==> try-xenon <==
==> flow/design.v (excerpt) <==
module cpu(clk,reset,s,load,in,out,N,V,Z,w);
  input clk, reset, s, load;
  input [15:0] in;
  output [15:0] out;
  output N, V, Z, w;
  wire [15:0] inst_reg_out;
  Load_enabled_register #(16) instruction_register(clk, load, in, inst_reg_out);
  wire [2:0] nsel, opcode, readnum, writenum;
  wire [1:0] op, ALUop, shift;
  wire [15:0] sximm5, sximm8;
  Inst_dec instruction_decoder(inst_reg_out, nsel, opcode, op, ALUop, sximm5, sximm8, shift, readnum, writenum);
  wire [1:0] vsel;
  wire loada, loadb, asel, bsel, loadc, loads, write; 
  Controller datapath_controller(clk, s, reset, opcode, op, w, loada, loadb, loadc, loads, asel, bsel, vsel, nsel, write);
  datapath DP(.clk(clk),  
                .readnum(readnum), .vsel(vsel), .loada(loada), .loadb(loadb),   
                .shift(shift), .asel(asel), .bsel(bsel), .ALUop(ALUop), .loadc(loadc), .loads(loads), .sximm5(sximm5),  
                .writenum(writenum), .write(write), .sximm8(sximm8), .mdata(16'b0), .PC(8'b0),  
                .status({V, N, Z}), .datapath_out(out)  
              );
endmodule
Settings: LEC_CHECK=0, ABC_AREA=0, CAP_MARGIN=20, CORE_MARGIN=2, CORE_UTILIZATION=68, CTS_CLUSTER_SIZE=20, GPL_TIMING_DRIVEN=1, MIN_ROUTING_LAYER=met1, PLACE_DENSITY_LB_ADDON=0.07, SETUP_SLACK_MARGIN=0.53, SLEW_MARGIN=20; clock period 3.19 ns.
run.sh (not shown) runs the stock make flow with config.mk's settings and CLKGATE_MAP_FILE=.
==> try-cedar (differences from try-xenon) <==
Settings changed: ABC_AREA 0 to 1, CORE_UTILIZATION 68 to 72, CTS_CLUSTER_SIZE 20 to not set, GPL_TIMING_DRIVEN 1 to not set, MIN_ROUTING_LAYER met1 to not set, PLACE_DENSITY_LB_ADDON 0.07 to not set, SETUP_SLACK_MARGIN 0.53 to not set.
==> flow/constraint.sdc (replaced) <==
create_clock -name core_clock -period 7.32 [get_ports {clk}]
set_input_delay 1.4640 -clock core_clock [delete_from_list [all_inputs] [get_ports {clk}]]
set_output_delay 1.4640 -clock core_clock [all_outputs]
set_load 0.01 [all_outputs]
==> try-pepper (differences from try-xenon) <==
Settings changed: CAP_MARGIN 20 to 40, CORE_ASPECT_RATIO set to 0.5, CORE_UTILIZATION 68 to 49, CTS_CLUSTER_DIAMETER set to 348, CTS_CLUSTER_SIZE 20 to 99, GPL_TIMING_DRIVEN 1 to 0, PLACE_DENSITY set to 0.38, PLACE_DENSITY_LB_ADDON 0.07 to not set, SETUP_SLACK_MARGIN 0.53 to not set, TNS_END_PERCENT set to 10.
==> flow/constraint.sdc (replaced) <==
create_clock -name core_clock -period 9.03 [get_ports {clk}]
set_input_delay 1.8060 -clock core_clock [delete_from_list [all_inputs] [get_ports {clk}]]
set_output_delay 1.8060 -clock core_clock [all_outputs]
set_load 0.01 [all_outputs]
==> try-garnet (differences from try-xenon) <==
Settings changed: ABC_AREA 0 to 1, CORE_UTILIZATION 68 to 72, CTS_CLUSTER_SIZE 20 to 93, GPL_TIMING_DRIVEN 1 to not set, MIN_ROUTING_LAYER met1 to not set, PLACE_DENSITY_LB_ADDON 0.07 to not set, SETUP_SLACK_MARGIN 0.53 to 1.06, TNS_END_PERCENT set to 20.
==> flow/constraint.sdc (replaced) <==
create_clock -name core_clock -period 4.35 [get_ports {clk}]
set_input_delay 0.8700 -clock core_clock [delete_from_list [all_inputs] [get_ports {clk}]]
set_output_delay 0.8700 -clock core_clock [all_outputs]
set_load 0.01 [all_outputs]
==> flow_summary.rst <==
Synthesis and place-and-route
=============================

.. list-table::
   :header-rows: 1

   * - Metric
     - Value
   * - Outcome
     - finished clean
   * - Cell Rows
     - 43
   * - Yosys synthesis chip area
     - 10,100 um2
   * - Standard cell area after detailed placement
     - 10,800 um2
   * - XOR/XNOR Fraction of Synth Area
     - 0.00608
   * - Post-CTS setup buffer count
     - 25
That was try-garnet.
==> flow_summary.rst <==
Physical design figures
=======================

.. list-table::
   :header-rows: 1

   * - Metric
     - Value
   * - Outcome
     - did not finish
   * - Halt Stage
     - global routing (5_1_grt)
   * - Tool error message
     - [ERROR DPL-0038] Utilization greater than 100%, impossible to legalize
   * - Post-CTS setup buffer count
     - 51
   * - Yosys synthesis chip area
     - 9980 um2
   * - Standard cell area after detailed placement
     - 12,000 um2
   * - XOR/XNOR Fraction of Synth Area
     - 0.0289
That was try-xenon.
==> flow_summary.rst <==
Synthesis and place-and-route
=============================

.. list-table::
   :header-rows: 1

   * - Metric
     - Value
   * - XOR/XNOR Fraction of Synth Area
     - 0.0289
   * - Standard cell area after detailed placement
     - 10,900 um2
   * - Cell Rows
     - 36
   * - Post-CTS setup buffer count
     - 0
   * - Outcome
     - finished clean
   * - Yosys synthesis chip area
     - 9980 um2
That was try-pepper.
==> flow_summary.rst <==
Synthesis and place-and-route
=============================

.. list-table::
   :header-rows: 1

   * - Metric
     - Value
   * - Outcome
     - finished clean
   * - Post-CTS setup buffer count
     - 0
   * - Area of the placeable core
     - 13,800 um2
   * - Switching fraction of total power
     - 0.296
   * - Finished layout cell area
     - 11,300 um2
   * - Standard cell area after detailed placement
     - 10,700 um2
   * - Total grt overflow
     - 0
That was try-cedar.

========
==> v37 <==
==> flow/design.v <==
module shifter(in, shift, out);
  input [15:0] in;
  input [1:0] shift;
  output reg [15:0] out;
  always @(*) begin
    case(shift)
      2'b00: out = in;   
      2'b01: out = in << 1;   
      2'b10: out = in >> 1;   
      2'b11: out = {in[15], in[15:1]};   
      default: out = {16{1'bx}};    
    endcase
  end
endmodule
module ALU(ain, bin, alu_op, out, status);
  input [15:0] ain, bin;
  input [1:0] alu_op;
  output [15:0] out;
  output [2:0] status;
  ALU_result result(ain, bin, alu_op, out);  
  ALU_status result_status(ain, bin, out, status);  
endmodule
module ALU_result(ain, bin, alu_op, out);
  input [15:0] ain, bin;
  input [1:0] alu_op;
  output reg [15:0] out;
  always @(*) begin
    case(alu_op)
      2'b00: out = ain + bin;   
      2'b01: out = ain - bin;   
      2'b10: out = ain & bin;   
      2'b11: out = ~bin;        
      default: out = {16{1'bx}};   
    endcase
  end
endmodule
module ALU_status(ain, bin, alu_result, status);
  input [15:0] ain, bin, alu_result;
  output [2:0] status;
  assign status = {ain[15] & bin[15] & ~alu_result[15],   
                   alu_result[15],         
                   alu_result == 16'b0};   
endmodule
module Load_enabled_register(clk, load, in, out);
  parameter width = 16;  
  input clk, load;
  input [width-1:0] in;
  output [width-1:0] out; 
  reg [width-1:0] out;  
  wire[width-1:0] next_out = load ? in : out;
  always @(posedge clk) begin
    out <= next_out;   
  end
endmodule
module Decoder(in, out);
  parameter in_width = 3;
  parameter out_width = 8;
  input [in_width-1:0] in;
  output [out_width-1:0] out;
  wire [out_width-1:0] out = 1 << in; 
endmodule
module MUX_2in_binary(in1, in0, select, out);
  parameter width = 16;   
  input [width-1:0] in1, in0;
  input select;
  output reg [width-1:0] out;
  always @(*) begin
    case(select)
      1'b0: out = in0;
      1'b1: out = in1;
      default: out = {width{1'bx}};   
    endcase
  end
endmodule
module MUX_4in_binary(in3, in2, in1, in0, select, out);
  parameter width = 16;   
  input [width-1:0] in3, in2, in1, in0;
  input [1:0] select;
  output reg [width-1:0] out;
  always @(*) begin
    case(select)
      2'b00: out = in0;
      2'b01: out = in1;
      2'b10: out = in2;
      2'b11: out = in3;
      default: out = {width{1'bx}};   
    endcase
  end
endmodule
module MUX_8in(in7, in6, in5, in4, in3, in2, in1, in0, select, out);
  parameter width = 16;  
  input [width-1:0] in7, in6, in5, in4, in3, in2, in1, in0;
  input [7:0] select;
  output reg [width-1:0] out;
  always @(*) begin
    case(select)
      8'b00000001: out = in0;
      8'b00000010: out = in1;
      8'b00000100: out = in2;
      8'b00001000: out = in3;
      8'b00010000: out = in4;
      8'b00100000: out = in5;
      8'b01000000: out = in6;
      8'b10000000: out = in7;
      default: out = {width{1'bx}};  
    endcase
  end
endmodule
module Register_file(clk, data_in, write, writenum, readnum, data_out);
  input clk, write;   
  input [2:0] writenum, readnum;   
  input [15:0] data_in;  
  output [15:0] data_out;  
  wire [7:0] decoded_writenum;
  Decoder #(3, 8) decoder_write(writenum, decoded_writenum);
  wire [15:0] R0, R1, R2, R3, R4, R5, R6, R7; 
  Load_enabled_register #(16) R0_reg(clk, write & decoded_writenum[0], data_in, R0);
  Load_enabled_register #(16) R1_reg(clk, write & decoded_writenum[1], data_in, R1);
  Load_enabled_register #(16) R2_reg(clk, write & decoded_writenum[2], data_in, R2);
  Load_enabled_register #(16) R3_reg(clk, write & decoded_writenum[3], data_in, R3);
  Load_enabled_register #(16) R4_reg(clk, write & decoded_writenum[4], data_in, R4);
  Load_enabled_register #(16) R5_reg(clk, write & decoded_writenum[5], data_in, R5);
  Load_enabled_register #(16) R6_reg(clk, write & decoded_writenum[6], data_in, R6);
  Load_enabled_register #(16) R7_reg(clk, write & decoded_writenum[7], data_in, R7);
  wire [7:0] decoded_readnum;
  Decoder #(3, 8) decoder_read(readnum, decoded_readnum);
  MUX_8in #(16) output_multiplexer(R7, R6, R5, R4, R3, R2, R1, R0, decoded_readnum, data_out);
endmodule
module datapath(clk,  
                readnum, vsel, loada, loadb,   
                shift, asel, bsel, ALUop, loadc, loads, sximm5,  
                writenum, write, sximm8, mdata, PC,  
                status, datapath_out  
              );
   input clk, write, asel, bsel, loada, loadb, loadc, loads;
   input [2:0] readnum, writenum;
   input [1:0] ALUop, shift, vsel;
   input [15:0] mdata, sximm8, sximm5;
   input [7:0] PC;
   output [2:0] status;
   output [15:0] datapath_out;  
   wire [15:0] reg_data_in;   
   wire [15:0] reg_data_out;
   Register_file REGFILE(clk, reg_data_in, write, writenum, readnum, reg_data_out);
   wire [15:0] pipeline_reg_A_out, pipeline_reg_B_out;
   Load_enabled_register #(16) pipeline_reg_A(clk, loada, reg_data_out, pipeline_reg_A_out);
   Load_enabled_register #(16) pipeline_reg_B(clk, loadb, reg_data_out, pipeline_reg_B_out);
   wire [15:0] pipeline_reg_B_out_shifted;
   shifter shift_reg_B(pipeline_reg_B_out, shift, pipeline_reg_B_out_shifted);
   wire [15:0] source_operand_A_out, source_operand_B_out;
   MUX_2in_binary source_operand_A(16'b0, pipeline_reg_A_out, asel, source_operand_A_out);
   MUX_2in_binary source_operand_B(sximm5, pipeline_reg_B_out_shifted, bsel, source_operand_B_out);
   wire [15:0] alu_out;
   wire[2:0] alu_status;
   ALU alu_block(source_operand_A_out, source_operand_B_out, ALUop, alu_out, alu_status);
   Load_enabled_register #(3) status_register(clk, loads, alu_status, status);
   Load_enabled_register #(16) pipeline_reg_C(clk, loadc, alu_out, datapath_out);
   MUX_4in_binary writeback_mux(mdata, sximm8, {8'b0, PC}, datapath_out, vsel, reg_data_in);
endmodule
module vDFF(clk,D,Q);
  parameter n=1;
  input clk;
  input [n-1:0] D;
  output [n-1:0] Q;
  reg [n-1:0] Q;
  always @(posedge clk)
    Q <= D;
endmodule
module cpu(clk,reset,s,load,in,out,N,V,Z,w);
  input clk, reset, s, load;
  input [15:0] in;
  output [15:0] out;
  output N, V, Z, w;
  wire [15:0] inst_reg_out;
  Load_enabled_register #(16) instruction_register(clk, load, in, inst_reg_out);
  wire [2:0] nsel, opcode, readnum, writenum;
  wire [1:0] op, ALUop, shift;
  wire [15:0] sximm5, sximm8;
  Inst_dec instruction_decoder(inst_reg_out, nsel, opcode, op, ALUop, sximm5, sximm8, shift, readnum, writenum);
  wire [1:0] vsel;
  wire loada, loadb, asel, bsel, loadc, loads, write; 
  Controller datapath_controller(clk, s, reset, opcode, op, w, loada, loadb, loadc, loads, asel, bsel, vsel, nsel, write);
  datapath DP(.clk(clk),  
                .readnum(readnum), .vsel(vsel), .loada(loada), .loadb(loadb),   
                .shift(shift), .asel(asel), .bsel(bsel), .ALUop(ALUop), .loadc(loadc), .loads(loads), .sximm5(sximm5),  
                .writenum(writenum), .write(write), .sximm8(sximm8), .mdata(16'b0), .PC(8'b0),  
                .status({V, N, Z}), .datapath_out(out)  
              );
endmodule
module Inst_dec(inst_reg, nsel, opcode, op, ALUop, sximm5, sximm8, shift, readnum, writenum);
  input [15:0] inst_reg;
  input [2:0] nsel;
  output [2:0] opcode, readnum, writenum;
  output [1:0] op, ALUop, shift;
  output [15:0] sximm5, sximm8;
  assign opcode = inst_reg[15:13];
  assign op = inst_reg[12:11];
  assign ALUop = op;  
  assign sximm5 = { {11{inst_reg[4]}}, inst_reg[4:0] };   
  assign sximm8 = { {8{inst_reg[7]}}, inst_reg[7:0] };    
  assign shift = inst_reg[4:3];
  assign readnum = (nsel == 3'b001) ? inst_reg[10:8]   
                 : (nsel == 3'b010) ? inst_reg[7:5]    
                 : (nsel == 3'b100) ? inst_reg[2:0]    
                 : 3'bxxx;
  assign writenum = readnum;
endmodule
module Controller(clk, s, reset, opcode, op, w, loada, loadb, loadc, loads, asel, bsel, vsel, nsel, write);
  input clk, s, reset;
  input [2:0] opcode;
  input [1:0] op;
  output w, loada, loadb, loadc, loads, asel, bsel, write;
  output [2:0] nsel;
  output [1:0] vsel;
  wire [2:0] present_state, next_state;
  wire [2:0] next_state_reset = reset ? 3'b000 : next_state;
  reg [15:0] next;
  vDFF #(3) clk_state(clk, next_state_reset, present_state);
  always @(*) begin
    casex({s, opcode, op, present_state})
      {6'b0xxxxx, 3'b000}: next = {3'b000, 13'b1000000000000};   
      {6'b1xxxxx, 3'b000}: next = {3'b001, 13'b1000000000000};  
      {6'bx11010, 3'b001}: next = {3'b101, 13'b0};  
      {6'bx10101, 3'b001}, {6'bx101x0, 3'b001}: next = {3'b010, 13'b0};  
      {6'bx11000, 3'b001}, {6'bx10111, 3'b001}: next = {3'b011, 13'b0};  
      {6'bxxxxxx, 3'b010}: next = {3'b011, 13'b0100000000010};  
      {6'bxxxxxx, 3'b011}: next = {3'b100, 13'b0010000001000};  
      {6'bx11000, 3'b100}: next = {3'b101, 13'b0001010000000};  
      {6'bx10111, 3'b100}, {6'bx101x0, 3'b100}: next = {3'b101, 13'b0001000000000};  
      {6'bx10101, 3'b100}: next = {3'b000, 13'b0000100000000};  
      {6'bx11010, 3'b101}: next = {3'b000, 13'b0000000100011};  
      {6'bxxxxxx, 3'b101}: next = {3'b000, 13'b0000000000101};  
      default: next = {16{1'bx}};
   endcase
  end
  assign {next_state, w, loada, loadb, loadc, loads, asel, bsel, vsel, nsel, write} = next;
endmodule
==> flow/run.sh <==
#!/bin/bash
# the make line also repeats each setting of config.mk as NAME=value (left out here)
make -C /OpenROAD-flow-scripts/flow DESIGN_CONFIG=/design/flow/config.mk WORK_HOME=/design/flow/orfs CLKGATE_MAP_FILE= finish
==> flow/config.mk <==
export PLATFORM = sky130hd
export DESIGN_NAME = cpu
export DESIGN_NICKNAME = cpu
export VERILOG_FILES = /design/flow/design.v
export SDC_FILE = /design/flow/constraint.sdc
export NUM_CORES = 4
export LEC_CHECK = 0
export ABC_AREA = 0
export CAP_MARGIN = 20
export CELL_PAD_IN_SITES_DETAIL_PLACEMENT = 1
export CELL_PAD_IN_SITES_GLOBAL_PLACEMENT = 1
export CORE_MARGIN = 2
export CORE_UTILIZATION = 49
export CTS_CLUSTER_SIZE = 35
export GPL_TIMING_DRIVEN = 0
export MIN_ROUTING_LAYER = met1
export PLACE_DENSITY_LB_ADDON = 0.07
export SETUP_SLACK_MARGIN = 0.72
export SLEW_MARGIN = 20
==> flow/constraint.sdc <==
create_clock -name core_clock -period 6.59 [get_ports {clk}]
set_input_delay 1.3180 -clock core_clock [delete_from_list [all_inputs] [get_ports {clk}]]
set_output_delay 1.3180 -clock core_clock [all_outputs]
set_load 0.01 [all_outputs]
==> v28 (differences from v37) <==
ABC_AREA = 1   (was 0)
CELL_PAD_IN_SITES_DETAIL_PLACEMENT = not set   (was 1)
CELL_PAD_IN_SITES_GLOBAL_PLACEMENT = not set   (was 1)
CORE_UTILIZATION = 70   (was 49)
CTS_CLUSTER_DIAMETER = 360   (was not set)
CTS_CLUSTER_SIZE = 66   (was 35)
GPL_TIMING_DRIVEN = 1   (was 0)
HOLD_SLACK_MARGIN = -0.1   (was not set)
SETUP_SLACK_MARGIN = not set   (was 0.72)
==> flow/constraint.sdc (replaced) <==
create_clock -name core_clock -period 9.11 [get_ports {clk}]
set_input_delay 1.8220 -clock core_clock [delete_from_list [all_inputs] [get_ports {clk}]]
set_output_delay 1.8220 -clock core_clock [all_outputs]
set_load 0.01 [all_outputs]
==> qor summary <==
item                                                                       v28                       v37
Result of the run                             no timing/DRC/antenna violations  no timing/DRC/antenna violations
Sequential cell area fraction in the yosys report                       0.5867                    0.5925
Mean area per synthesized cell                                     9.722 sq um               12.58 sq um
Floorplan die width                                                   124.0 um                  146.7 um
Power consumed by sequential cells                                     1.06 mW                   1.44 mW
Pre-Place Util                                                          0.7208                    0.4966
Arrival time reported for the critical path endpoint                   5.04 ns                   5.67 ns
End point of the worst hold path                      DP.pipeline_reg_B.out[5]  DP.pipeline_reg_A.out[3]
Maximum clock skew at final layout                                  0.01015 ns                0.01526 ns
Worst hold-check slack                                               0.5701 ns                 0.6529 ns
Number of fill cells                                                       857                      2026
Yosys cell count                                                          1037                       794
Proportion of synthesized area in mux cells                                  0                   0.07469
Power is estimated from default activity; no workload was simulated.
